// mac_array
module mac_array #(
    parameter NUM_CHANNELS = 4,
    parameter DATA_WIDTH = 8,
    parameter ACCUM_WIDTH = 32,
    parameter OUTPUT_WIDTH = 16
)(
    input  clk,
    input  rst_n,
    input  [NUM_CHANNELS-1:0] enable,
    input  [NUM_CHANNELS-1:0] clear_acc,
    input  [DATA_WIDTH*NUM_CHANNELS-1:0] input_data,
    input  [DATA_WIDTH*NUM_CHANNELS-1:0] weight,
    output [OUTPUT_WIDTH*NUM_CHANNELS-1:0] mac_out,
    output [OUTPUT_WIDTH*NUM_CHANNELS-1:0] activated_out,
    output [NUM_CHANNELS-1:0] valid,
    output [NUM_CHANNELS-1:0] overflow
);
    genvar i;
    generate
        for (i = 0; i < NUM_CHANNELS; i = i + 1) begin : mac_channels
            mac_unit #(
                .DATA_WIDTH(DATA_WIDTH),
                .ACCUM_WIDTH(ACCUM_WIDTH),
                .OUTPUT_WIDTH(OUTPUT_WIDTH)
            ) mac_inst (
                .clk(clk),
                .rst_n(rst_n),
                .enable(enable[i]),
                .clear_acc(clear_acc[i]),
                .input_data(input_data[DATA_WIDTH*(i+1)-1:DATA_WIDTH*i]),
                .weight(weight[DATA_WIDTH*(i+1)-1:DATA_WIDTH*i]),
                .mac_out(mac_out[OUTPUT_WIDTH*(i+1)-1:OUTPUT_WIDTH*i]),
                .activated_out(activated_out[OUTPUT_WIDTH*(i+1)-1:OUTPUT_WIDTH*i]),
                .valid(valid[i]),
                .overflow(overflow[i])
            );
        end
    endgenerate
endmodule
clock: 4.52 ns
lec_check: 0
cap_margin: 20
core_aspect_ratio: 0.5
core_margin: 2
core_utilization: 72
cts_cluster_diameter: 374
cts_cluster_size: 99
place_density: 0.36
setup_slack_margin: -0.44
slew_margin: 20
run.sh (not shown) runs the stock make flow with config.mk's settings and CLKGATE_MAP_FILE=.
The starting point aborted during 4_1_cts.
Change:
- CORE_ASPECT_RATIO: 0.5 -> unset
- CTS_CLUSTER_DIAMETER: 374 -> unset
- CTS_CLUSTER_SIZE: 99 -> 38
- PLACE_DENSITY: 0.36 -> 0.67
- SETUP_SLACK_MARGIN: -0.44 -> unset
- TNS_END_PERCENT: unset -> 5
- clock period: 4.52 -> 7.55 ns (I/O delays scaled with it)
Result: This time the run stopped in 5_1_grt; synthesized area is unchanged; die size barely changes; synthesized cell count does not change.

========
mac_array again, from the RTL that the note above started with.
Settings: LEC_CHECK=0, CAP_MARGIN=20, CELL_PAD_IN_SITES_DETAIL_PLACEMENT=2, CELL_PAD_IN_SITES_GLOBAL_PLACEMENT=1, CORE_ASPECT_RATIO=1.3, CORE_MARGIN=2, CORE_UTILIZATION=29, CTS_CLUSTER_SIZE=40, PLACE_DENSITY_LB_ADDON=0.3, SLEW_MARGIN=30; clock period 6.68 ns.
The baseline completed, yet does not pass: negative setup slack.
Then changed:
- CELL_PAD_IN_SITES_DETAIL_PLACEMENT: 2 -> unset
- CELL_PAD_IN_SITES_GLOBAL_PLACEMENT: 1 -> unset
- CORE_ASPECT_RATIO: 1.3 -> unset
- CORE_UTILIZATION: 29 -> 14
- CTS_CLUSTER_SIZE: 40 -> unset
- PLACE_DENSITY_LB_ADDON: 0.3 -> unset
- SLEW_MARGIN: 30 -> 20
- clock period: 6.68 -> 9.93 ns (I/O delays scaled with it)
Outcome:
- Now the flow passed the timing, DRC and antenna checks
- clock power went down by 28%
- die size goes up by 110%
- count of clock-buffer cells in the layout came out higher by 1
- critical path depth fell by 2
Then changed:
- CORE_UTILIZATION: 14 -> 48
- clock period: 9.93 -> 8.31 ns (I/O delays scaled with it)
=> Cell count fell by 26%; wire length is lower by 9.0%; power rises by 37%; final area rose by 0.97%; flip-flop count does not change; area after synthesis stays the same; global-route usage went up by 16 points.
Then changed:
- CORE_UTILIZATION: 48 -> 66
- CTS_CLUSTER_SIZE: unset -> 45
- TNS_END_PERCENT: unset -> 5
- clock period: 8.31 -> 5.59 ns (I/O delays scaled with it)
This time the run completed, yet does not pass: negative setup slack; wire length went up by about 50%; power climbs by about 100%; sequential share of layout area falls by 1.4 points; sequential power rises by 51%; critical path depth does not change.
No activity file was given, so power comes from the tool's default toggle rates.
